## v39
// FPU_top_level
module FPU_top_level
(
 input 	       clk,
 input 	       nrst,
 input  [31:0] floating_point1,
 input  [31:0] floating_point2,
 input  [2:0]  frm,
 input  [6:0]  funct7,
 output [31:0] floating_point_out,
 output [4:0]  flags
 );
==> flow/config.mk <==
export PLATFORM = sky130hd
export DESIGN_NAME = FPU_top_level
export DESIGN_NICKNAME = FPU_top_level
export VERILOG_FILES = /design/flow/design.v
export SDC_FILE = /design/flow/constraint.sdc
export NUM_CORES = 4
export LEC_CHECK = 0
export CAP_MARGIN = 20
export CORE_MARGIN = 2
export CORE_UTILIZATION = 66
export CTS_CLUSTER_DIAMETER = 254
export SETUP_SLACK_MARGIN = -0.43
export SLEW_MARGIN = 20
==> flow/constraint.sdc <==
create_clock -name core_clock -period 7.32 [get_ports {clk}]
set_input_delay 1.4640 -clock core_clock [delete_from_list [all_inputs] [get_ports {clk}]]
set_output_delay 1.4640 -clock core_clock [all_outputs]
set_load 0.01 [all_outputs]
run.sh (not shown) runs the stock make flow with config.mk's settings and CLKGATE_MAP_FILE=.
v39 finished all stages; layout check result: FAIL, due to negative setup slack.
Input-level comparison between v57 and v39:
- CTS_CLUSTER_DIAMETER no longer set, was 254
- CTS_CLUSTER_SIZE now 100, previously not set
- CORE_UTILIZATION now 60, was 66
- SETUP_SLACK_MARGIN no longer set, was -0.43
- the clock period (ns, I/O delays scaled along) now 5.5, was 7.32
[summary]
- v57 did not finish; the tool stopped in global routing (5_1_grt) with error ODB-0269.
- Diff v57..v39 | number of sinks on the clock net | unchanged
- Synthesized area per cell came out exactly the same in v39 and v57.
- The final reports for v57 and v39 show placed wire-length estimate after detailed placement higher in the former.
- Relative to v39, number of instances in the placed design has gone up in v57.
- v57 vs. v39: placeable core area climbed 10%; total setup buffers inserted after CTS now larger.
### v57 -> v47
- CTS_CLUSTER_SIZE removed (was 100)
- CORE_UTILIZATION changed from 60 to 57
- SETUP_SLACK_MARGIN newly set to -0.53
- the clock period (ns, I/O delays scaled along) changed from 5.5 to 6.55
v47 -> v57: simple logic cell fraction of the synthesized area delta 0, exact match. Measured against each other, v47 and v57 differ in width of the chip, the higher figure coming from v47. Between v57 and v47, the flow reports die extent in y increasing by a few percent. Floorplan-stage core utilization delta for v47 relative to v57: 3.5 points lower. Not one of v57 and v47 finished clean. Looking at full die area across both flows, v47 is the weaker of the two, with v57 ahead. v57 -> v47: quantity of hold-fixing buffers added after cts delta 0, exact match. Compared with v57, v47 shows a lower weighted congestion at the end of routability-driven global placement. From v47 to v57, number of library cell types mapped by synthesis did not move at all. Between v57 and v47, the flow reports total placed cells including tap cells decreasing by a few percent. Comparing v47 against v57, there is no change at all in post-synthesis chip area from yosys. Against v57, v47 comes in 3 higher on cell row count.
Changes in v52 relative to v47:
- changing SETUP_SLACK_MARGIN from -0.53 to -0.55
- changing CORE_UTILIZATION from 57 to 66
- changing the clock period (ns, I/O delays scaled along) from 6.55 to 7.67
--- outcome ---
v52 — setup slack 390 ps higher, v47 as reference
Area of the multi-input gates for v52 is lower than for v47.
Every stage of v52 finished as expected; the final checks, on the other hand, flagged negative setup slack, which means the layout fails.
Lower met3 wirelength from detailed routing among v52 and v47: v47
Between v52 and v47, it is v52 whose critical path depth is higher, by 2.
In v52 relative to v47, wire length had gone up slightly.
Synthesized net count: v52 vs v47 identical
For v14, these inputs were changed with respect to v52:
- a change of SETUP_SLACK_MARGIN from -0.55 to 1.53
- a change of CORE_UTILIZATION from 66 to 56
- a change of the clock period (ns, I/O delays scaled along) from 7.67 to 5.18
Findings:
Completing all stages was not enough for v14: its layout failed the final checks because of negative setup slack.
v14 vs. v52: post-route clock period utilization went up by 43 points.
Reported for v52 and v14, remaining antenna violation count turned out identical to the last digit.
The end point of the critical path comes out step1_to_step2[42] in one run and step1_to_step2[43] in the other, namely in v52 and v14 respectively.
[compare] base=v52 new=v14: die area now larger; synthesis area per yosys comparable; final core utilization now larger; final worst slack now smaller.
Combinational share of cell area is lower on v14
What v52 reported for violation count after the first detailed-routing iteration has to be multiplied by 1.09 to get the figure for v14.
Input changes introduced in v12 (baseline for comparison: v14):
- changing CORE_UTILIZATION from 56 to 53
- removing SETUP_SLACK_MARGIN (formerly 1.53)
- changing the clock period (ns, I/O delays scaled along) from 5.18 to 9.33
Findings:
- For the footprint of the multi-input gates, v12 came in 3200 um2 lower than v14 did.
- Changes observed in v12 relative to v14: combined flip-flop and latch cell area essentially unchanged, met2 demand-to-capacity share in global routing decreased 11 points.
- v14 and v12: one clean run, v12; the rest did not finish clean.
- The proportion of cell area occupied by multi-input gates reported for v12 is greater than that of v14 by 9.7 points.
- Re area growth from synthesis to layout: v12 is 32 points down on v14.
- | setup slack | v12 vs v14 | 2920 ps higher |

== try-garnet ==
FPU_top_level again, from the RTL that the note above started with.
make LEC_CHECK=0 CAP_MARGIN=20 CORE_MARGIN=2 CORE_UTILIZATION=64 CTS_CLUSTER_DIAMETER=372 CTS_CLUSTER_SIZE=100 PLACE_DENSITY=0.38 SETUP_SLACK_MARGIN=1.55 SLEW_MARGIN=20 finish   # period 6.56 ns
try-garnet did not finish: a tool error stopped it during global routing (5_1_grt).
#### Input delta (try-cedar over try-garnet)
- a deleted SETUP_SLACK_MARGIN that had been 1.55
- a deleted PLACE_DENSITY that had been 0.38
- a deleted CTS_CLUSTER_DIAMETER that had been 372
- a change of CORE_UTILIZATION from 64 to 66
- a deleted CTS_CLUSTER_SIZE that had been 100
- a change of the clock period (ns, I/O delays scaled along) from 6.56 to 7.7
[summary]
Not one of try-cedar and try-garnet finished clean.
Nothing crashed in try-cedar and all stages finished; the problem is that the final layout failed, the offending checks being negative setup slack.
Going from try-garnet to try-cedar, total placed instance area shrank by a few percent.
Taking try-garnet as the reference, in try-cedar area fraction in full adders, half adders and majority gates essentially unchanged; initial core utilization grew by 2.5 points.
Inputs modified between try-cedar and try-quartz:
- changing CORE_UTILIZATION from 66 to 59
- changing the clock period (ns, I/O delays scaled along) from 7.7 to 5.18
==> comparison <==
- try-quartz did not finish; a tool error ended it in global routing (5_1_grt).
- The flow completed for try-cedar, but it is not clean: the layout still shows negative setup slack.
- [compare] base=try-cedar new=try-quartz: core region area has increased, width of the die has increased, pre-CTS setup slack has decreased, post-cts sizing count has increased, count of clock tree sinks has remained practically unchanged.
- Area of the die delta for try-quartz relative to try-cedar: 12% higher
### try-quartz -> try-willow
- CORE_UTILIZATION now 53, was 59
Notes after the runs:
Finished, but not clean: try-willow, with negative setup slack.
Status: clock tree buffer depth parity (try-willow, try-quartz)
Comparing try-quartz and try-willow, the lower number of instances in the placed design was measured on try-quartz.
Against try-quartz as the reference, try-willow delivers a lower quantity of gates resized following cts.
Re overall die height: try-willow is about 5.4% up on try-quartz.
Reported for try-quartz and try-willow, number of synthesized register bits turned out identical to the last digit.
Delta(total cell area at the placement stage, try-willow - try-quartz) < 0
Going from try-quartz to try-willow, area of the core region higher, minimum setup slack after placement now larger, die size rose by 11%, count of instantiated cells in the yosys netlist held steady.
> inputs changed (try-willow -> try-umber)
- swapping 53 for 40 in CORE_UTILIZATION
- swapping 5.18 for 9.33 in the clock period (ns, I/O delays scaled along)
Findings:
Cmp try-umber vs try-willow: summed area of non-filler cells in the final layout lower in try-umber. Between try-willow and try-umber, worst setup slack after layout is lower for try-willow, try-umber comes in above that. Final cell count, try-willow and try-umber: larger value in try-willow. Across both runs, data required time at the worst endpoint was higher for try-umber than for try-willow. Relative to try-willow, aggregate routed wire length decreased by 15% in try-umber. The higher fraction of the core area covered by cells at the end of the flow of try-willow and try-umber is in try-willow. try-willow had finished all stages when the layout checks came back failing, citing negative setup slack. try-umber was carried through to the last stage, and its layout satisfied the timing, design-rule and antenna checks.
